// conv_engine
module conv_engine(
    input         clk,
    input         reset,
    input         en_ctrl,
    output [15:0] s_addr,
    output [15:0] w_addr,
    output [15:0] b_addr,
    input  [7:0]  signal,
    input  [7:0]  weight,
    input  [7:0]  bias,
    output [15:0] save_addr,
    output [7:0]  convout,
    output        en_write,
    output        finish
);
    wire s_convout, en_save, en_sum;
    wire en_mac, en_sat, en_mult_r;
    conv_ctrl groundctrl (
        .clk(clk),
        .reset(reset),
        .en_ctrl(en_ctrl),
        .s_addr(s_addr),
        .w_addr(w_addr),
        .b_addr(b_addr),
        .save_addr(save_addr),
        .en_sum(en_sum),
        .en_save(en_save),
        .en_write(en_write),
        .s_convout(s_convout),
        .en_sat(en_sat),
        .en_mac(en_mac),
        .en_mult_r(en_mult_r),
        .finish(finish)
    );
    convolve conv (
        .clk(clk),
  ...
For scale: roughly 100 I/O pins.
Settings: LEC_CHECK=0, ABC_AREA=0, CAP_MARGIN=20, CORE_MARGIN=2, CORE_UTILIZATION=29, CTS_CLUSTER_DIAMETER=234, CTS_CLUSTER_SIZE=98, GPL_TIMING_DRIVEN=0, HOLD_SLACK_MARGIN=-0.05, PLACE_DENSITY_LB_ADDON=0.11, SLEW_MARGIN=10, TNS_END_PERCENT=70; clock period 5.33 ns.
run.sh (not shown) runs the stock make flow with config.mk's settings and CLKGATE_MAP_FILE=.
The starting point produced a layout that fails on negative setup slack.
Change:
- ABC_AREA: 0 -> 1
- CORE_UTILIZATION: 29 -> 69
- CTS_CLUSTER_DIAMETER: 234 -> not set
- CTS_CLUSTER_SIZE: 98 -> 76
- GPL_TIMING_DRIVEN: 0 -> 1
- SETUP_SLACK_MARGIN: not set -> -0.28
- SLEW_MARGIN: 10 -> 40
Outcome: The new run finished with negative setup slack left. Clock power barely changes. Design area went down by 1.6%. Hold slack loses 0.035 ns. Area after synthesis is higher by 3.8%. Via count went up by 21%.
Change:
- ABC_AREA: 1 -> 0
- CORE_UTILIZATION: 69 -> 70
- CTS_CLUSTER_SIZE: 76 -> 13
- PLACE_DENSITY_LB_ADDON: 0.11 -> not set
- SETUP_SLACK_MARGIN: -0.28 -> 0.9
- SLEW_MARGIN: 40 -> 10
- clock period: 5.33 -> 3.13 ns (I/O delays scaled with it)
Effect: With this change the flow did not get past clock tree synthesis, error DPL-0038; synthesized cell count came out lower by 15%; die area came out lower by 4.9%; synthesized area came out lower by 3.6%.
Change:
- ABC_AREA: 0 -> not set
- CTS_CLUSTER_SIZE: 13 -> not set
- GPL_TIMING_DRIVEN: 1 -> not set
- HOLD_SLACK_MARGIN: -0.05 -> not set
- SETUP_SLACK_MARGIN: 0.9 -> -0.36
- SLEW_MARGIN: 10 -> 20
- TNS_END_PERCENT: 70 -> not set
- clock period: 3.13 -> 5.49 ns (I/O delays scaled with it)
- This time the run finished but fails on negative setup slack
- synthesized area stays the same
- die size stays the same
- synthesized cell count does not change


Starting RTL as in the previous note.
export LEC_CHECK = 0
export CAP_MARGIN = 5
export CORE_ASPECT_RATIO = 0.87
export CORE_MARGIN = 2
export CORE_UTILIZATION = 70
export CTS_CLUSTER_DIAMETER = 26
export MAX_ROUTING_LAYER = met4
export SETUP_SLACK_MARGIN = 1.71
export SLEW_MARGIN = 20
export TNS_END_PERCENT = 5
create_clock -name core_clock -period 6.76 [get_ports {clk}]
The baseline ran to the end with no violations.
Rerun with:
==> flow/config.mk (replaced) <==
export PLATFORM = sky130hd
export DESIGN_NAME = conv_engine
export DESIGN_NICKNAME = conv_engine
export VERILOG_FILES = /design/flow/design.v
export SDC_FILE = /design/flow/constraint.sdc
export NUM_CORES = 4
export LEC_CHECK = 0
export CAP_MARGIN = 0
export CORE_MARGIN = 2
export CORE_UTILIZATION = 72
export CTS_CLUSTER_DIAMETER = 102
export PLACE_DENSITY = 0.66
export SLEW_MARGIN = 20
==> flow/constraint.sdc (replaced) <==
create_clock -name core_clock -period 5.94 [get_ports {clk}]
set_input_delay 1.1880 -clock core_clock [delete_from_list [all_inputs] [get_ports {clk}]]
set_output_delay 1.1880 -clock core_clock [all_outputs]
set_load 0.01 [all_outputs]
After rerunning:
- With this change the flow completed, yet does not pass: negative setup slack
- final area barely changes
- total power grows by about a fifth
- routed wire length is about the same
- flip-flop count stays the same


Starting RTL as in the previous note.
make LEC_CHECK=0 ABC_AREA=1 CAP_MARGIN=20 CORE_MARGIN=2 CORE_UTILIZATION=72 CTS_CLUSTER_DIAMETER=381 CTS_CLUSTER_SIZE=13 GPL_TIMING_DRIVEN=1 PLACE_DENSITY_LB_ADDON=0.14 SETUP_SLACK_MARGIN=0.36 SLEW_MARGIN=10 TNS_END_PERCENT=70 finish   # period 2.05 ns
The starting point did not get past clock tree synthesis with DPL-0038.
==> next run, changes <==
==> flow/config.mk (replaced) <==
export PLATFORM = sky130hd
export DESIGN_NAME = conv_engine
export DESIGN_NICKNAME = conv_engine
export VERILOG_FILES = /design/flow/design.v
export SDC_FILE = /design/flow/constraint.sdc
export NUM_CORES = 4
export LEC_CHECK = 0
export CAP_MARGIN = 20
export CORE_MARGIN = 2
export CORE_UTILIZATION = 44
export SLEW_MARGIN = 20
==> flow/constraint.sdc (replaced) <==
create_clock -name core_clock -period 4.51 [get_ports {clk}]
set_input_delay 0.9020 -clock core_clock [delete_from_list [all_inputs] [get_ports {clk}]]
set_output_delay 0.9020 -clock core_clock [all_outputs]
set_load 0.01 [all_outputs]
Now the flow completed, yet does not pass: setup timing.
Die area grows by 56%.
Area after synthesis shrinks by about 3.6%.
Synthesized cell count shrinks by about 15%.
==> next run, changes <==
--- a/flow/config.mk
+++ b/flow/config.mk
@@ -9,3 +9,5 @@
 export CORE_MARGIN = 2
-export CORE_UTILIZATION = 44
+export CORE_UTILIZATION = 68
+export CTS_CLUSTER_DIAMETER = 359
+export CTS_CLUSTER_SIZE = 37
 export SLEW_MARGIN = 20
==> flow/constraint.sdc (replaced) <==
create_clock -name core_clock -period 6.05 [get_ports {clk}]
set_input_delay 1.2100 -clock core_clock [delete_from_list [all_inputs] [get_ports {clk}]]
set_output_delay 1.2100 -clock core_clock [all_outputs]
set_load 0.01 [all_outputs]
- The changed run finished with setup timing left
- combinational power decreases by 35%
- count of clock-buffer cells in the layout rises by 1
- routed wire length is lower by 3.6%
- worst setup slack improves by 1.1 ns


Setup of north:
Starting RTL as in the previous note.
Settings: LEC_CHECK=0, ABC_AREA=1, CAP_MARGIN=20, CORE_ASPECT_RATIO=0.5, CORE_MARGIN=2, CORE_UTILIZATION=72, CTS_CLUSTER_DIAMETER=371, CTS_CLUSTER_SIZE=94, PLACE_DENSITY=0.35, SLEW_MARGIN=20; clock period 4.95 ns.
Status: north FAILED at global routing (tool error)
Relative to north, the following input files were edited for south:
--- a/flow/config.mk
+++ b/flow/config.mk
@@ -10 +9,0 @@
-export CORE_ASPECT_RATIO = 0.5
@@ -12,4 +11,3 @@
-export CORE_UTILIZATION = 72
-export CTS_CLUSTER_DIAMETER = 371
-export CTS_CLUSTER_SIZE = 94
-export PLACE_DENSITY = 0.35
+export CORE_UTILIZATION = 70
+export PLACE_DENSITY = 0.4
+export SETUP_SLACK_MARGIN = 0.51
==> flow/constraint.sdc <==
create_clock -name core_clock -period 5.49 [get_ports {clk}]
set_input_delay 1.0980 -clock core_clock [delete_from_list [all_inputs] [get_ports {clk}]]
set_output_delay 1.0980 -clock core_clock [all_outputs]
set_load 0.01 [all_outputs]
Results
Pre-CTS setup slack up 0.48 ns in south wrt north
In south the implementation completed, yet the final layout does not meet the checks, the culprit being setup timing.
Reported for south and north, area figure in the yosys stat output turned out identical to the last digit.
south against north: sum of net half-perimeters after detailed placement moved down; placeable core region moved up.
What east does differently from south at the input level:
--- a/flow/config.mk
+++ b/flow/config.mk
@@ -8 +7,0 @@
-export ABC_AREA = 1
@@ -11,3 +10 @@
-export CORE_UTILIZATION = 70
-export PLACE_DENSITY = 0.4
-export SETUP_SLACK_MARGIN = 0.51
+export CORE_UTILIZATION = 17
==> flow/constraint.sdc <==
create_clock -name core_clock -period 8.44 [get_ports {clk}]
set_input_delay 1.6880 -clock core_clock [delete_from_list [all_inputs] [get_ports {clk}]]
set_output_delay 1.6880 -clock core_clock [all_outputs]
set_load 0.01 [all_outputs]
[summary]
- Taking east over south, the design area ratio works out to 0.887.
- Comparing the two runs side by side, east comes out ahead of south on number of DRC markers in iteration 0.
- Compare east and south | core region area higher: east
- Hold slack on east is ahead of south.
- east: done, clean on timing, DRC and antenna
- Taking south over east, the first-pass GRT wire length ratio works out to 1.12.
- Changes observed in east relative to south: transition at the pin with the smallest max-transition slack shows a reduction of 0.22 ns, logic gate fraction of the total cell area +0.26 points, final wirelength has decreased, number of global-route vias before repair fell by 20%.
> inputs changed (east -> west)
--- a/flow/config.mk
+++ b/flow/config.mk
@@ -10 +10 @@
-export CORE_UTILIZATION = 17
+export CORE_UTILIZATION = 40
==> flow/constraint.sdc <==
create_clock -name core_clock -period 5.1 [get_ports {clk}]
set_input_delay 1.0200 -clock core_clock [delete_from_list [all_inputs] [get_ports {clk}]]
set_output_delay 1.0200 -clock core_clock [all_outputs]
set_load 0.01 [all_outputs]
Looking at the reports, east completed the entire flow and the layout it produced met the timing, design-rule and antenna checks.
west -> stages 100% | layout checks FAIL | setup timing
Critical path depth delta for west relative to east: about 18% higher
Looking only at area occupied by multi-input gates, and setting everything else aside, the higher value of east and west goes to west.
Compared with east, placement density in the core of west is higher.
Diff east -> west: core footprint went down, part of the power in the clock network went down 8.8 points.
Total power, east and west, higher one = west.
Going from east to west, worst setup timing slack at the placement stage moved down, post-layout instance count excluding filler cells now sits lower.
east and west ended up with nearly the same clock transition at the registers of the reported paths.


Starting RTL as in the previous note.
==> flow/design.v (excerpt) <==
module conv_engine(
    input         clk,
    input         reset,
    input         en_ctrl,
    output [15:0] s_addr,
    output [15:0] w_addr,
    output [15:0] b_addr,
    input  [7:0]  signal,
    input  [7:0]  weight,
    input  [7:0]  bias,
    output [15:0] save_addr,
    output [7:0]  convout,
    output        en_write,
    output        finish
);
make LEC_CHECK=0 CAP_MARGIN=40 CORE_MARGIN=2 CORE_UTILIZATION=72 CTS_CLUSTER_DIAMETER=102 CTS_CLUSTER_SIZE=15 PLACE_DENSITY_LB_ADDON=0.27 SLEW_MARGIN=20 finish   # period 5.83 ns
The baseline finished with negative setup slack left.
Next try:
--- a/flow/config.mk
+++ b/flow/config.mk
@@ -7,8 +7,9 @@
 export LEC_CHECK = 0
-export CAP_MARGIN = 40
+export ABC_AREA = 1
+export CAP_MARGIN = 20
 export CORE_MARGIN = 2
 export CORE_UTILIZATION = 72
-export CTS_CLUSTER_DIAMETER = 102
-export CTS_CLUSTER_SIZE = 15
-export PLACE_DENSITY_LB_ADDON = 0.27
+export CTS_CLUSTER_DIAMETER = 371
+export CTS_CLUSTER_SIZE = 94
+export PLACE_DENSITY = 0.35
 export SLEW_MARGIN = 20
==> flow/constraint.sdc (replaced) <==
create_clock -name core_clock -period 6.31 [get_ports {clk}]
set_input_delay 1.2620 -clock core_clock [delete_from_list [all_inputs] [get_ports {clk}]]
set_output_delay 1.2620 -clock core_clock [all_outputs]
set_load 0.01 [all_outputs]
Effect: This time the run completed with no timing, DRC or antenna violations. Utilization goes down by 5.2 points. Via count goes up by a few percent. Hold slack degrades by 0.027 ns. Final area goes down by a few percent. Final cell count goes up by roughly a tenth.
Next try:
--- a/flow/config.mk
+++ b/flow/config.mk
@@ -7,9 +7,5 @@
 export LEC_CHECK = 0
-export ABC_AREA = 1
 export CAP_MARGIN = 20
 export CORE_MARGIN = 2
-export CORE_UTILIZATION = 72
-export CTS_CLUSTER_DIAMETER = 371
-export CTS_CLUSTER_SIZE = 94
-export PLACE_DENSITY = 0.35
+export CORE_UTILIZATION = 40
 export SLEW_MARGIN = 20
==> flow/constraint.sdc (replaced) <==
create_clock -name core_clock -period 10.0 [get_ports {clk}]
set_input_delay 2.0000 -clock core_clock [delete_from_list [all_inputs] [get_ports {clk}]]
set_output_delay 2.0000 -clock core_clock [all_outputs]
set_load 0.01 [all_outputs]
After rerunning:
- The new run produced a clean layout
- sequential cell count stays the same
- global-route usage shrinks by 16 points
- sequential share of layout area grows by 1.2 points
- power shrinks by 54%
- register-to-register slack gains 2.6 ns
- hold slack gains 0.031 ns
- clock-buffer cell count does not change
- area after synthesis shrinks by about 3.6%
- non-clock buffer count shrinks by 97
- final area shrinks by about 6%
Next try:
--- a/flow/config.mk
+++ b/flow/config.mk
@@ -7,5 +7,11 @@
 export LEC_CHECK = 0
-export CAP_MARGIN = 20
-export CORE_MARGIN = 2
-export CORE_UTILIZATION = 40
+export CAP_MARGIN = 30
+export CORE_ASPECT_RATIO = 0.5
+export CORE_MARGIN = 7
+export CORE_UTILIZATION = 56
+export CTS_CLUSTER_DIAMETER = 301
+export CTS_CLUSTER_SIZE = 49
+export PLACE_DENSITY = 0.39
+export SETUP_SLACK_MARGIN = -0.96
 export SLEW_MARGIN = 20
+export TNS_END_PERCENT = 20
The new run finished clean.
Fmax went up slightly.
Design area went down slightly.
Via count went down slightly.
First-iteration DRC count went down by roughly a tenth.
Die size went down by about a fifth.
Total power barely changes.
Global-route usage went up by 3.5 points.


conv_engine again, from the RTL that the note above started with.
==> flow/config.mk <==
export PLATFORM = sky130hd
export DESIGN_NAME = conv_engine
export DESIGN_NICKNAME = conv_engine
export VERILOG_FILES = /design/flow/design.v
export SDC_FILE = /design/flow/constraint.sdc
export NUM_CORES = 4
export LEC_CHECK = 0
export CAP_MARGIN = 5
export CORE_ASPECT_RATIO = 0.87
export CORE_MARGIN = 2
export CORE_UTILIZATION = 72
export CTS_CLUSTER_DIAMETER = 376
export HOLD_SLACK_MARGIN = 0.29
export MAX_ROUTING_LAYER = met4
export PLACE_DENSITY = 0.67
export SETUP_SLACK_MARGIN = -0.35
export SLEW_MARGIN = 20
export TNS_END_PERCENT = 5
==> flow/constraint.sdc <==
create_clock -name core_clock -period 5.46 [get_ports {clk}]
set_input_delay 1.0920 -clock core_clock [delete_from_list [all_inputs] [get_ports {clk}]]
set_output_delay 1.0920 -clock core_clock [all_outputs]
set_load 0.01 [all_outputs]
The first run ran to the end with violations: setup timing.
Then changed:
==> flow/config.mk (replaced) <==
export PLATFORM = sky130hd
export DESIGN_NAME = conv_engine
export DESIGN_NICKNAME = conv_engine
export VERILOG_FILES = /design/flow/design.v
export SDC_FILE = /design/flow/constraint.sdc
export NUM_CORES = 4
export LEC_CHECK = 0
export CAP_MARGIN = 5
export CORE_MARGIN = 2
export CORE_UTILIZATION = 70
export CTS_CLUSTER_DIAMETER = 26
export SETUP_SLACK_MARGIN = 1.71
export SLEW_MARGIN = 20
==> flow/constraint.sdc (replaced) <==
create_clock -name core_clock -period 6.76 [get_ports {clk}]
set_input_delay 1.3520 -clock core_clock [delete_from_list [all_inputs] [get_ports {clk}]]
set_output_delay 1.3520 -clock core_clock [all_outputs]
set_load 0.01 [all_outputs]
Effect: The changed run completed with no timing, DRC or antenna violations; design area grows by 4.8%; sequential cell count stays the same; register-to-register slack is better by 1.2 ns; combinational power fell by 7.3%; die area went up by 2.8%; worst setup slack gains 0.87 ns; global-route usage is lower by 3.9 points; core utilization went up by 2.8 points; sequential power drops by 20%; clock power is lower by 18%.
Then changed:
--- a/flow/config.mk
+++ b/flow/config.mk
@@ -8 +8 @@
-export CAP_MARGIN = 5
+export CAP_MARGIN = 20
@@ -10,3 +10 @@
-export CORE_UTILIZATION = 70
-export CTS_CLUSTER_DIAMETER = 26
-export SETUP_SLACK_MARGIN = 1.71
+export CORE_UTILIZATION = 68
==> flow/constraint.sdc (replaced) <==
create_clock -name core_clock -period 7.45 [get_ports {clk}]
set_input_delay 1.4900 -clock core_clock [delete_from_list [all_inputs] [get_ports {clk}]]
set_output_delay 1.4900 -clock core_clock [all_outputs]
set_load 0.01 [all_outputs]
What happened: The new run completed with no timing, DRC or antenna violations; flip-flop count is unchanged; worst setup slack improved by 0.13 ns; non-clock buffer count falls by 108; via count shrinks by 19%; clock-buffer cell count fell by 1; final area goes down by 12%; routed wire length is lower by 37%; sequential power fell by about 9%; clock skew hardly moves.
Then changed:
--- a/flow/config.mk
+++ b/flow/config.mk
@@ -10 +10,4 @@
-export CORE_UTILIZATION = 68
+export CORE_UTILIZATION = 66
+export CTS_CLUSTER_DIAMETER = 356
+export CTS_CLUSTER_SIZE = 97
+export PLACE_DENSITY = 0.35
==> flow/constraint.sdc (replaced) <==
create_clock -name core_clock -period 5.1 [get_ports {clk}]
set_input_delay 1.0200 -clock core_clock [delete_from_list [all_inputs] [get_ports {clk}]]
set_output_delay 1.0200 -clock core_clock [all_outputs]
set_load 0.01 [all_outputs]
Now the flow finished but failed the layout checks on setup timing.
Utilization came out higher by 11 points.
Worst hold slack gets worse by 0.0032 ns.
Final area rises by about a fifth.
Die area came out higher by a few percent.
Area after synthesis stays the same.
Then changed:
--- a/flow/config.mk
+++ b/flow/config.mk
@@ -8 +8 @@
-export CAP_MARGIN = 20
+export CAP_MARGIN = 0
@@ -10,4 +10,2 @@
-export CORE_UTILIZATION = 66
-export CTS_CLUSTER_DIAMETER = 356
-export CTS_CLUSTER_SIZE = 97
-export PLACE_DENSITY = 0.35
+export CORE_UTILIZATION = 70
+export CTS_CLUSTER_DIAMETER = 102
==> flow/constraint.sdc (replaced) <==
create_clock -name core_clock -period 5.67 [get_ports {clk}]
set_input_delay 1.1340 -clock core_clock [delete_from_list [all_inputs] [get_ports {clk}]]
set_output_delay 1.1340 -clock core_clock [all_outputs]
set_load 0.01 [all_outputs]
=> The changed run finished with setup timing left. Synthesized cell count does not change. Count of clock-buffer cells in the layout does not change. Final area went down by a few percent. Setup slack is better by 0.46 ns. Core utilization went down by 0.11 points.
Power and IR drop assume default switching activity.
